## exp/ember
// TM_ALU
module TM_ALU (
    input  wire        clk,
    input  wire        reset,
    input  wire [7:0]  AvgTxLen,
    input  wire [7:0]  InstExed,
    input  wire [7:0]  CurTxLen,
    output wire [7:0]  AvgTxLen_new,
    output wire [7:0]  InstExed_new
);
    reg [15:0] mac_result;  
    reg [7:0]  inc_result;
    reg [15:0] mac_reg;     
    reg [7:0]  inc_reg;      
    reg [7:0]  AvgTxLen_reg;  
    always @(posedge clk) begin
        if (reset) begin
            mac_reg      <= 0;
            inc_reg      <= 0;
            AvgTxLen_reg <= 0;
        end else begin
            mac_result     <= AvgTxLen * InstExed;
            mac_reg      <= mac_result + CurTxLen;
            inc_result     <= InstExed + 1;
            inc_reg      <= inc_result;
            AvgTxLen_reg <= AvgTxLen;  
        end
    end
    reg [7:0] AvgTxLen_new_reg;
    always @(posedge clk) begin
        if (reset) begin
            AvgTxLen_new_reg <= 0;
        end else begin
            if (inc_reg == 0) begin  
                AvgTxLen_new_reg <= 0;
            end else begin
                AvgTxLen_new_reg <= mac_reg / inc_reg;
            end
        end
    end
    assign AvgTxLen_new  = AvgTxLen_new_reg;
    assign InstExed_new = (reset) ? 8'b0 : AvgTxLen_reg;  
endmodule
Size in the first run: roughly 1,200 cells after synthesis, about 42 I/O pins, roughly 9700 sq um of cells after synthesis.
Settings: LEC_CHECK=0, CAP_MARGIN=20, CORE_MARGIN=2, CORE_UTILIZATION=31, GPL_TIMING_DRIVEN=0, MAX_ROUTING_LAYER=met4, SETUP_SLACK_MARGIN=1.07, SLEW_MARGIN=20, TNS_END_PERCENT=75; clock period 51.9 ns.
run.sh (not shown) runs the stock make flow with config.mk's settings and CLKGATE_MAP_FILE=.
Setup changes, exp/ember to exp/indigo
- setting CTS_CLUSTER_DIAMETER to 354 for the first time
- changing SETUP_SLACK_MARGIN from 1.07 to -1.24
- removing MAX_ROUTING_LAYER (formerly met4)
- changing CORE_UTILIZATION from 31 to 65
- removing TNS_END_PERCENT (formerly 75)
- removing GPL_TIMING_DRIVEN (formerly 0)
- changing the clock period (ns, I/O delays scaled along) from 51.9 to 16.3
==> comparison <==
exp/indigo: it failed with a tool error in 4_1_cts, so there are no final results.
In exp/indigo relative to exp/ember, width of the die had gone down by more than a quarter.
Diff exp/ember -> exp/indigo: pre-CTS worst setup slack went down; cell total after placement went up.
Relative to exp/indigo, the following input files were edited for exp/umber:
- swapping 354 for 37 in CTS_CLUSTER_DIAMETER
- putting CTS_CLUSTER_SIZE at 22 where nothing was set
- putting HOLD_SLACK_MARGIN at 0.29 where nothing was set
- swapping 65 for 71 in CORE_UTILIZATION
- swapping -1.24 for 4.06 in SETUP_SLACK_MARGIN
==> results <==
The synthesized cell count on exp/indigo is in line with that on exp/umber. Tool error DPL-0033 stopped exp/umber during 3_5_place_dp; no final results. From exp/umber to exp/indigo, total cells reported by yosys after synthesis did not move at all. exp/umber vs. exp/indigo: area inside the core boundary fell 8.5%, area of the die fell about 8%, xor/xnor share of the synthesized area about even, site row count fell about 4.5%. Last weighted congestion value of the routability-driven placer ends up lower on exp/indigo. Summary — initial cell density of the core, exp/umber relative to exp/indigo: higher, by 6.2 points. As far as count of flip-flops with a built-in enable after synthesis goes, exp/indigo and exp/umber are indistinguishable; the numbers are identical. Re aoi/oai-family share of the synthesized area: no difference whatsoever between exp/umber and exp/indigo. Post-synthesis instance area essentially unchanged between exp/umber and exp/indigo.


The RTL this note starts from:
==> flow/design.v <==
module TM_ALU (
    input  wire        clk,
    input  wire        reset,
    input  wire [7:0]  AvgTxLen,
    input  wire [7:0]  InstExed,
    input  wire [7:0]  CurTxLen,
    output wire [7:0]  AvgTxLen_new,
    output wire [7:0]  InstExed_new
);
    reg [15:0] mac_result;  
    reg [7:0]  inc_result;
    reg [15:0] mac_reg;     
    reg [7:0]  inc_reg;      
    reg [7:0]  AvgTxLen_reg;  
    always @(posedge clk) begin
        if (reset) begin
            mac_reg      <= 0;
            inc_reg      <= 0;
            AvgTxLen_reg <= 0;
        end else begin
            mac_result     <= AvgTxLen * InstExed;
            mac_reg      <= mac_result + CurTxLen;
            inc_result     <= InstExed + 1;
            inc_reg      <= inc_result;
            AvgTxLen_reg <= AvgTxLen;  
        end
    end
    reg [7:0] AvgTxLen_new_reg;
    always @(posedge clk) begin
        if (reset) begin
            AvgTxLen_new_reg <= 0;
        end else begin
            if (inc_reg == 0) begin  
                AvgTxLen_new_reg <= 0;
            end else begin
                AvgTxLen_new_reg <= mac_reg / inc_reg;
            end
        end
    end
    assign AvgTxLen_new  = AvgTxLen_new_reg;
    assign InstExed_new = (reset) ? 8'b0 : AvgTxLen_reg;  
endmodule
clock: 51.9 ns
lec_check: 0
cap_margin: 20
cell_pad_in_sites_global_placement: 2
core_margin: 5
core_utilization: 67
cts_cluster_diameter: 322
gpl_timing_driven: 1
max_routing_layer: met4
min_routing_layer: met2
place_density: 0.64
setup_slack_margin: 1.07
slew_margin: 20
tns_end_percent: 15
The starting point ended with an error in 3_1_place_gp_skip_io on GPL-0301.
Rerun with:
- CELL_PAD_IN_SITES_GLOBAL_PLACEMENT: 2 -> unset
- CORE_UTILIZATION: 67 -> 31
- CTS_CLUSTER_DIAMETER: 322 -> unset
- GPL_TIMING_DRIVEN: 1 -> 0
- MIN_ROUTING_LAYER: met2 -> unset
- TNS_END_PERCENT: 15 -> 75
- This time the run finished with timing, DRC and antenna clean
- die area went up by 110%
- area after synthesis is unchanged
- synthesized cell count stays the same


## oak
RTL: the design.v shown in full above, as it stands there.
make LEC_CHECK=0 ABC_AREA=1 CAP_MARGIN=20 CORE_MARGIN=2 CORE_UTILIZATION=72 CTS_CLUSTER_DIAMETER=365 CTS_CLUSTER_SIZE=10 SLEW_MARGIN=20 TNS_END_PERCENT=10 finish   # period 18.4 ns
oak got as far as clock tree synthesis (4_1_cts), where a tool error ended the run.
Input-level comparison between pine and oak:
Settings: changing CORE_UTILIZATION from 72 to 40; removing TNS_END_PERCENT (formerly 10); removing CTS_CLUSTER_SIZE (formerly 10); removing ABC_AREA (formerly 1); removing CTS_CLUSTER_DIAMETER (formerly 365); changing the clock period (ns, I/O delays scaled along) from 18.4 to 29.0.
## What came out
- The flow ended early for oak: it failed with a tool error in clock tree synthesis (4_1_cts).
- In summary, pine completed successfully, with a layout that passed the timing, DRC and antenna checks.
- [pine vs oak] share of the yosys chip area belonging to registers: higher in pine
- Where total die area is concerned, oak is better than pine.
- Looking at adder-cell share of the synthesized area, pine sits 0.82 points above oak.
- Horizontal die size ends up lower on oak.
- The number of nets produced by synthesis in pine is 0.817 times that in oak.
- pine — setup slack after placement 6790 ps higher, oak as reference
- Post-detailed-placement cell area ended up 16% lower on pine than on oak.
- | area after synthesis | lower: pine |
- pine against oak: number of cells in the yosys synthesis report went down by 21%, post-synthesis instance total went down by 306.
### pine -> birch
Settings: CORE_UTILIZATION changed from 40 to 58; the clock period (ns, I/O delays scaled along) changed from 29.0 to 16.2.
- birch did not finish: a tool error stopped it during global routing (5_1_grt).
- Between pine and birch, the floorplan die width is lower for birch.
- [compare] base=pine new=birch: number of placement rows now sits lower, total of hold buffers inserted after clock tree synthesis closely matched the old numbers.
- Comparing pine against birch, there is no change at all in post-synth tally of flip-flops with integrated enable.
- Cmp pine and birch / number of post-CTS setup repair buffers / lower: pine
- Setup slack after placement delta (birch − pine): unfavourable
- birch vs. pine: number of cells in the design after placement moved up, post-synth net total level.
- Against pine, birch comes in 18 points higher on core utilization before placement.
### birch -> maple
Settings: changing CORE_UTILIZATION from 58 to 40; setting PLACE_DENSITY_LB_ADDON to 0.06 for the first time; setting HOLD_SLACK_MARGIN to -0.07 for the first time; changing the clock period (ns, I/O delays scaled along) from 16.2 to 30.0.
Notes after the runs:
No stage failed in maple, and the final checks on the layout all came back clean.
maple against birch: final weighted congestion in routability-driven placement now sits lower, number of buffers inserted by post-CTS setup repair has decreased, area of the die higher, core area grew by 43%.
On flip-flop and latch count after synthesis, maple and birch are basically level.
Going from birch to maple, number of rows in the core area grows by 19%.
Re number of standard cells reported by yosys: no difference whatsoever between maple and birch.
In the reports for maple and birch, the smaller HPWL after detailed placement belongs to maple.
#### Input delta (cedar over maple)
Settings: CORE_MARGIN: 2 -> 5; SETUP_SLACK_MARGIN: unset -> -2.0; CORE_UTILIZATION: 40 -> 70; PLACE_DENSITY_LB_ADDON: 0.06 -> unset; CAP_MARGIN: 20 -> 0; HOLD_SLACK_MARGIN: -0.07 -> 0.06; ABC_AREA: unset -> 1.
==> comparison <==
- Count of clock-net buffers in the final layout was higher in cedar than in maple.
- When cedar is measured against maple, its total of plain and repair buffers excluding clock buffers turns out 79 lower.
- Maximum frequency of maple is on par with cedar.
- Between maple and cedar, detailed placement HPWL is lower for cedar, maple comes in above that.
- cedar against maple: relative area of non-clock buffer cells in the final design now sits lower, register area saw little to no change, first-iteration DRC count rose by about 12%, number of buffers and inverters on the critical path now larger.
- [cedar vs maple] synthesis-to-finish area growth: lower in cedar
